==> inputs of trial 28 <==
==> flow/design.v (excerpt) <==
module top_module (
    input clk,
    input rst,
    output [18:0] imem_addr,               
    input  [18:0] imem_rdata,              
    output [8:0]  dmem_addr,               
    input  [18:0] dmem_rdata,              
    output [18:0] dmem_wdata,              
    output        dmem_we,                 
    output        halt                     
);
export LEC_CHECK = 0
export ABC_AREA = 1
export CAP_MARGIN = 20
export CORE_ASPECT_RATIO = 1.13
export CORE_MARGIN = 2
export CORE_UTILIZATION = 66
export CTS_CLUSTER_DIAMETER = 353
export GPL_ROUTABILITY_DRIVEN = 1
export HOLD_SLACK_MARGIN = -0.05
export MAX_ROUTING_LAYER = met5
export SETUP_SLACK_MARGIN = -0.77
export SLEW_MARGIN = 20
create_clock -name core_clock -period 36.4 [get_ports {clk}]
run.sh (not shown) runs the stock make flow with config.mk's settings and CLKGATE_MAP_FILE=.
==> inputs of build 72, as changes to trial 28 <==
Settings changed: CORE_ASPECT_RATIO 1.13 to 0.81, CORE_UTILIZATION 66 to 67, CTS_CLUSTER_DIAMETER 353 to 356, HOLD_SLACK_MARGIN -0.05 to default.
==> flow/constraint.sdc (replaced) <==
create_clock -name core_clock -period 33.5 [get_ports {clk}]
set_input_delay 6.7000 -clock core_clock [delete_from_list [all_inputs] [get_ports {clk}]]
set_output_delay 6.7000 -clock core_clock [all_outputs]
set_load 0.01 [all_outputs]
==> results_slide.txt <==
Key Metrics from the Run

CTS
  • Cts bufs inserted: 35

Outcome
  • Err: [ERROR GRT-0232] Routing congestion too high. Check the congestion heatmap in the GUI.
  • Failing step: global routing (5_1_grt)
  • Status: did not finish

Place
  • Pre-CTS WS: -3.24 ns
# the run above: build 72

==> results_slide.txt <==
Run Summary

Place
  • Pre-CTS WS: -1.11 ns

Outcome
  • Status: finished with violations
  • Layout Check Fails: setup timing

Timing
  • Fin worst setup slack: -0.444 ns
  • Setup violators final: 16
# the run above: trial 28



==> inputs of 09-18 <==
Starting RTL as in the previous note.
Settings: LEC_CHECK=0, ABC_AREA=1, CAP_MARGIN=0, CORE_ASPECT_RATIO=0.81, CORE_MARGIN=3, CORE_UTILIZATION=70, CTS_CLUSTER_SIZE=14, GPL_ROUTABILITY_DRIVEN=1, MAX_ROUTING_LAYER=met5, PLACE_DENSITY=0.39, SETUP_SLACK_MARGIN=-1.61, SLEW_MARGIN=20; clock period 19.1 ns.
==> 06-04: changes against 09-18 <==
ABC_AREA = not set   (was 1)
CAP_MARGIN = 20   (was 0)
CORE_ASPECT_RATIO = not set   (was 0.81)
CORE_MARGIN = 2   (was 3)
CORE_UTILIZATION = 58   (was 70)
CTS_CLUSTER_SIZE = 41   (was 14)
GPL_ROUTABILITY_DRIVEN = not set   (was 1)
MAX_ROUTING_LAYER = met4   (was met5)
PLACE_DENSITY = not set   (was 0.39)
SETUP_SLACK_MARGIN = not set   (was -1.61)
==> flow/constraint.sdc (replaced) <==
create_clock -name core_clock -period 16.5 [get_ports {clk}]
set_input_delay 3.3000 -clock core_clock [delete_from_list [all_inputs] [get_ports {clk}]]
set_output_delay 3.3000 -clock core_clock [all_outputs]
set_load 0.01 [all_outputs]
==> results <==
| metric | 09-18 | 06-04 |
|---|---|---|
| Run status | did not finish | failed layout checks |
| Last stage reached | 5_1_grt | - |
| Reasons for failing layout checks | - | setup timing |
| Sequential cell area fraction in the yosys report | 25.08% | 24.95% |
| Post-synthesis chip area from yosys | 0.03948 mm² | 0.03968 mm² |
| Area fraction in compound gates after synthesis | 14.74% | 24.28% |
| Final HPWL DP | 129.4 mm | 132.7 mm |
| # Post-CTS Setup Buffers | 126 | 98 |
| Post-Synth Adder-Cell Area | 17.79% | 17.69% |
| Die area | 0.05930 mm² | 0.07053 mm² |
| Total nets after synthesis | 6249 | 5321 |
| Fraction of post-synthesis cell area in the top cell type by area | 20.67% | 20.56% |
| Ys cells | 5724 | 4796 |
| Synthesized-area fraction occupied by xor and xnor cells | 3.994% | 4.225% |
| Floorplan Core Area | 0.05520 mm² | 0.06740 mm² |
| Mux share | 0% | 4.982% |
| Placed cell count | 7371 | 6674 |
| Synth Area per Inst | 6.896 µm² | 8.274 µm² |
| Count of standard-cell rows | 77 | 95 |
| Number of cells upsized or downsized after cts | 126 | 207 |
| Fp_density | 71.51% | 58.88% |
| Post-placement worst setup slack | -18.12 ns | -20.92 ns |
| DP Area | 0.04888 mm² | 0.05060 mm² |
| Yosys cell types | 71 | 111 |
| Y dimension of the die | 219.7 µm | 265.6 µm |
| Cells after synthesis | 5724 | 4796 |
| X dimension of the die | 269.9 µm | 265.6 µm |
| Post-synthesis simple-gate area fraction | 29.63% | 17.89% |


==> inputs of run Y <==
top_module again, from the RTL that the note above started with.
Settings: LEC_CHECK=0, ABC_AREA=1, CAP_MARGIN=20, CORE_MARGIN=2, CORE_UTILIZATION=72, CTS_CLUSTER_DIAMETER=233, HOLD_SLACK_MARGIN=-0.08, MAX_ROUTING_LAYER=met4, PLACE_DENSITY_LB_ADDON=0.03, SETUP_SLACK_MARGIN=3.8, SLEW_MARGIN=20, TNS_END_PERCENT=5; clock period 39.5 ns.
==> run M (differences from run Y) <==
==> flow/config.mk (replaced) <==
export PLATFORM = sky130hd
export DESIGN_NAME = top_module
export DESIGN_NICKNAME = top_module
export VERILOG_FILES = /design/flow/design.v
export SDC_FILE = /design/flow/constraint.sdc
export NUM_CORES = 4
export LEC_CHECK = 0
export CAP_MARGIN = 20
export CORE_MARGIN = 2
export CORE_UTILIZATION = 58
export CTS_CLUSTER_SIZE = 40
export SETUP_SLACK_MARGIN = 2.49
export SLEW_MARGIN = 20
==> flow/constraint.sdc (replaced) <==
create_clock -name core_clock -period 16.5 [get_ports {clk}]
set_input_delay 3.3000 -clock core_clock [delete_from_list [all_inputs] [get_ports {clk}]]
set_output_delay 3.3000 -clock core_clock [all_outputs]
set_load 0.01 [all_outputs]
==> run E (differences from run Y) <==
==> flow/config.mk (replaced) <==
export PLATFORM = sky130hd
export DESIGN_NAME = top_module
export DESIGN_NICKNAME = top_module
export VERILOG_FILES = /design/flow/design.v
export SDC_FILE = /design/flow/constraint.sdc
export NUM_CORES = 4
export LEC_CHECK = 0
export CAP_MARGIN = 20
export CORE_MARGIN = 2
export CORE_UTILIZATION = 40
export SLEW_MARGIN = 20
==> flow/constraint.sdc (replaced) <==
create_clock -name core_clock -period 38.0 [get_ports {clk}]
set_input_delay 7.6000 -clock core_clock [delete_from_list [all_inputs] [get_ports {clk}]]
set_output_delay 7.6000 -clock core_clock [all_outputs]
set_load 0.01 [all_outputs]
==> impl_metrics.yaml <==
# generated from flow reports
synth:
  yosys_cells: 5724
  ys_top_logic_family: "simple AND/OR/NAND/NOR gates"
  topCellsByArea: "dfrtp_1 (21%), nand2_1 (16%), ha_1 (11%)"
  synth_cell_type_count: 71
  top_cells_by_count: "nand2_1 (1680), nor2_1 (721), inv_1 (673), ha_1 (358), dfrtp_1 (326)"
placement:
  dp_slack_ns: -1.57
  gp_congestion: 1.13
  post_dp_cell_area_um2: 42500
outcome:
  stop_error: "[ERROR GRT-0232] Routing congestion too high. Check the congestion heatmap in the GUI."
  status: "stopped before the end"
  haltStage: "global routing"
cts:
  post_cts_buffers: 94
global_route:
  groute.usage.overall: 0.847
floorplanning:
  rows: 85
(the above is from run Y)
==> impl_metrics.yaml <==
# generated from flow reports
outcome:
  status: "complete, no violations"
cts:
  post_cts_buffers: 5
  cts_inserted_buffers: 41
worst_setup_path:
  r2r-start: "IR.rs2[1]"
finish:
  final-nonclk-buf-share: 0.111
  seq_cells: 385
  nClkBuffers: 50
  logic_gates: 3830
job:
  warning_count: 69
placement:
  post_dp_cell_area_um2: 44700
  dp_slack_ns: -1.00
  gp_congestion: 1.05
synth:
  top_cells_by_count: "nand2_1 (462), nor2_1 (445), a21oi_1 (383), ha_1 (358), o21ai_0 (344)"
  ys_top_logic_family: "AND-OR/OR-AND gates"
  topCellsByArea: "dfrtp_1 (21%), ha_1 (11%), fa_1 (6.4%)"
  synth_cell_type_count: 111
  yosys_cells: 4796
routing:
  top_layer: "met5"
floorplanning:
  taps: 1287
  rows: 115
global_route:
  groute.usage.overall: 0.337
(the above is from run E)
==> impl_metrics.yaml <==
# generated from flow reports
outcome:
  so_faults: "negative setup slack"
  status: "failed layout checks"
global_route:
  groute.usage.overall: 0.517
worst_setup_path:
  critical_path.top_delay_family: "AND-OR/OR-AND gates"
  startpoint: "IR.rs2[2]"
worst_hold_path:
  holdPathStages: 1
placement:
  gp_congestion: 1.09
  post_dp_cell_area_um2: 50200
  dp_slack_ns: -20.64
synth:
  fp_nets: 5321
  ys_top_logic_family: "AND-OR/OR-AND gates"
  yosys_cells: 4796
  synth_cell_type_count: 111
  topCellsByArea: "dfrtp_1 (21%), ha_1 (11%), fa_1 (6.4%)"
  top_cells_by_count: "nand2_1 (462), nor2_1 (445), a21oi_1 (383), ha_1 (358), o21ai_0 (344)"
final_timing:
  setup_viol: 160
  fin_ws_ns: -21.99
floorplanning:
  rows: 95
  fp.dieW_um: 266
cts:
  cts-resized-gates: 223
  post_cts_buffers: 167
(the above is from run M)
